==> flow/design.v (excerpt) <==
module processor
(
	output reg w_en,
	output reg done,
	output reg [7:0] addr,
	output reg [31:0] data_out,
	input clk,
	input rst_n,
	input start,
	input [31:0] data_in
);
For scale: roughly 77 I/O pins, ~12000 sq um of cells after synthesis.
==> flow/config.mk <==
export PLATFORM = sky130hd
export DESIGN_NAME = processor
export DESIGN_NICKNAME = processor
export VERILOG_FILES = /design/flow/design.v
export SDC_FILE = /design/flow/constraint.sdc
export NUM_CORES = 4
export LEC_CHECK = 0
export CAP_MARGIN = 15
export CORE_MARGIN = 4
export CORE_UTILIZATION = 40
export CTS_CLUSTER_DIAMETER = 347
export GPL_TIMING_DRIVEN = 0
export MIN_ROUTING_LAYER = met2
export SETUP_SLACK_MARGIN = 1.73
export SLEW_MARGIN = 20
==> flow/constraint.sdc <==
create_clock -name core_clock -period 7.0 [get_ports {clk}]
set_input_delay 1.4000 -clock core_clock [delete_from_list [all_inputs] [get_ports {clk}]]
set_output_delay 1.4000 -clock core_clock [all_outputs]
set_load 0.01 [all_outputs]
run.sh (not shown) runs the stock make flow with config.mk's settings and CLKGATE_MAP_FILE=.
Edit:
CELL_PAD_IN_SITES_DETAIL_PLACEMENT = 1   (was unset)
CTS_CLUSTER_DIAMETER = 373   (was 347)
CTS_CLUSTER_SIZE = 21   (was unset)
Outcome: The new run produced a clean layout; global-route usage rose by 2.7 points; worst setup slack is worse by 0.10 ns; sequential share of layout area stays flat; die size is unchanged; clock skew grows by 0.0047 ns; utilization barely changes; routed wire length rises by 11%; first-iteration DRC count drops by 1.6%; clock-buffer cell count does not change; cell count rose by 0.50%; register-to-register slack got worse by 0.10 ns.

Starting RTL as in the previous note.
Settings: LEC_CHECK=0, ABC_AREA=1, CAP_MARGIN=20, CORE_MARGIN=2, CORE_UTILIZATION=72, CTS_CLUSTER_DIAMETER=102, CTS_CLUSTER_SIZE=15, GPL_ROUTABILITY_DRIVEN=0, GPL_TIMING_DRIVEN=1, HOLD_SLACK_MARGIN=-0.1, MAX_ROUTING_LAYER=met4, PLACE_DENSITY_LB_ADDON=0.24, SLEW_MARGIN=20; clock period 4.29 ns.
The starting point never finished: it broke off in global routing (GRT-0232).
==> next run, changes <==
==> flow/config.mk (replaced) <==
export PLATFORM = sky130hd
export DESIGN_NAME = processor
export DESIGN_NICKNAME = processor
export VERILOG_FILES = /design/flow/design.v
export SDC_FILE = /design/flow/constraint.sdc
export NUM_CORES = 4
export LEC_CHECK = 0
export CAP_MARGIN = 20
export CORE_MARGIN = 2
export CORE_UTILIZATION = 54
export CTS_CLUSTER_DIAMETER = 102
export GPL_ROUTABILITY_DRIVEN = 0
export GPL_TIMING_DRIVEN = 1
export PLACE_DENSITY_LB_ADDON = 0.29
export SLEW_MARGIN = 20
==> flow/constraint.sdc (replaced) <==
create_clock -name core_clock -period 7.21 [get_ports {clk}]
set_input_delay 1.4420 -clock core_clock [delete_from_list [all_inputs] [get_ports {clk}]]
set_output_delay 1.4420 -clock core_clock [all_outputs]
set_load 0.01 [all_outputs]
Now the flow went through all stages and came out clean.
Area after synthesis falls by 7.3%.
Synthesized cell count falls by 23%.
Die size rises by 23%.
==> next run, changes <==
--- a/flow/config.mk
+++ b/flow/config.mk
@@ -9,3 +9,3 @@
 export CORE_MARGIN = 2
-export CORE_UTILIZATION = 54
+export CORE_UTILIZATION = 72
 export CTS_CLUSTER_DIAMETER = 102
@@ -13,3 +13,5 @@
 export GPL_TIMING_DRIVEN = 1
-export PLACE_DENSITY_LB_ADDON = 0.29
+export HOLD_SLACK_MARGIN = -0.1
+export MAX_ROUTING_LAYER = met4
+export PLACE_DENSITY_LB_ADDON = 0.24
 export SLEW_MARGIN = 20
==> flow/constraint.sdc (replaced) <==
create_clock -name core_clock -period 4.58 [get_ports {clk}]
set_input_delay 0.9160 -clock core_clock [delete_from_list [all_inputs] [get_ports {clk}]]
set_output_delay 0.9160 -clock core_clock [all_outputs]
set_load 0.01 [all_outputs]
This time the run finished with negative setup slack left.
Hold slack gains 4.1 ps.
Via count goes up by 16%.
Global-route usage goes up by 15 points.
Clock power goes up by 45%.
Core utilization goes up by 26 points.
==> next run, changes <==
==> flow/config.mk (replaced) <==
export PLATFORM = sky130hd
export DESIGN_NAME = processor
export DESIGN_NICKNAME = processor
export VERILOG_FILES = /design/flow/design.v
export SDC_FILE = /design/flow/constraint.sdc
export NUM_CORES = 4
export LEC_CHECK = 0
export CAP_MARGIN = 20
export CORE_MARGIN = 2
export CORE_UTILIZATION = 40
export SLEW_MARGIN = 20
==> flow/constraint.sdc (replaced) <==
create_clock -name core_clock -period 5.61 [get_ports {clk}]
set_input_delay 1.1220 -clock core_clock [delete_from_list [all_inputs] [get_ports {clk}]]
set_output_delay 1.1220 -clock core_clock [all_outputs]
set_load 0.01 [all_outputs]
After rerunning: Now the flow finished with timing, DRC and antenna clean. Die size went up by 77%. Global-route usage went down by 22 points. Cell count went up by 6.7%. Non-clock buffer count went down by 58. Total power went down by 18%. Setup slack gains 450 ps. Routed wire length went down by 14%. Clock power went down by 16%. Fmax went down by 11%. Synthesized cell count stays the same. Utilization went down by 41 points.
==> next run, changes <==
--- a/flow/config.mk
+++ b/flow/config.mk
@@ -7,5 +7,7 @@
 export LEC_CHECK = 0
-export CAP_MARGIN = 20
+export CAP_MARGIN = 15
 export CORE_MARGIN = 2
-export CORE_UTILIZATION = 40
+export CORE_UTILIZATION = 70
+export CTS_CLUSTER_DIAMETER = 28
+export SETUP_SLACK_MARGIN = 0.92
 export SLEW_MARGIN = 20
==> flow/constraint.sdc (replaced) <==
create_clock -name core_clock -period 4.68 [get_ports {clk}]
set_input_delay 0.9360 -clock core_clock [delete_from_list [all_inputs] [get_ports {clk}]]
set_output_delay 0.9360 -clock core_clock [all_outputs]
set_load 0.01 [all_outputs]
Outcome:
- With this change the flow produced a layout that fails on negative setup slack
- clock skew rose by 5.3 ps
- utilization rose by 39 points
- first-iteration DRC count grows by well over a third
- global-route usage rises by 18 points
- final area goes up by a few percent
- setup slack got worse by 340 ps
- cell count is lower by a few percent
Power and IR drop assume default switching activity.
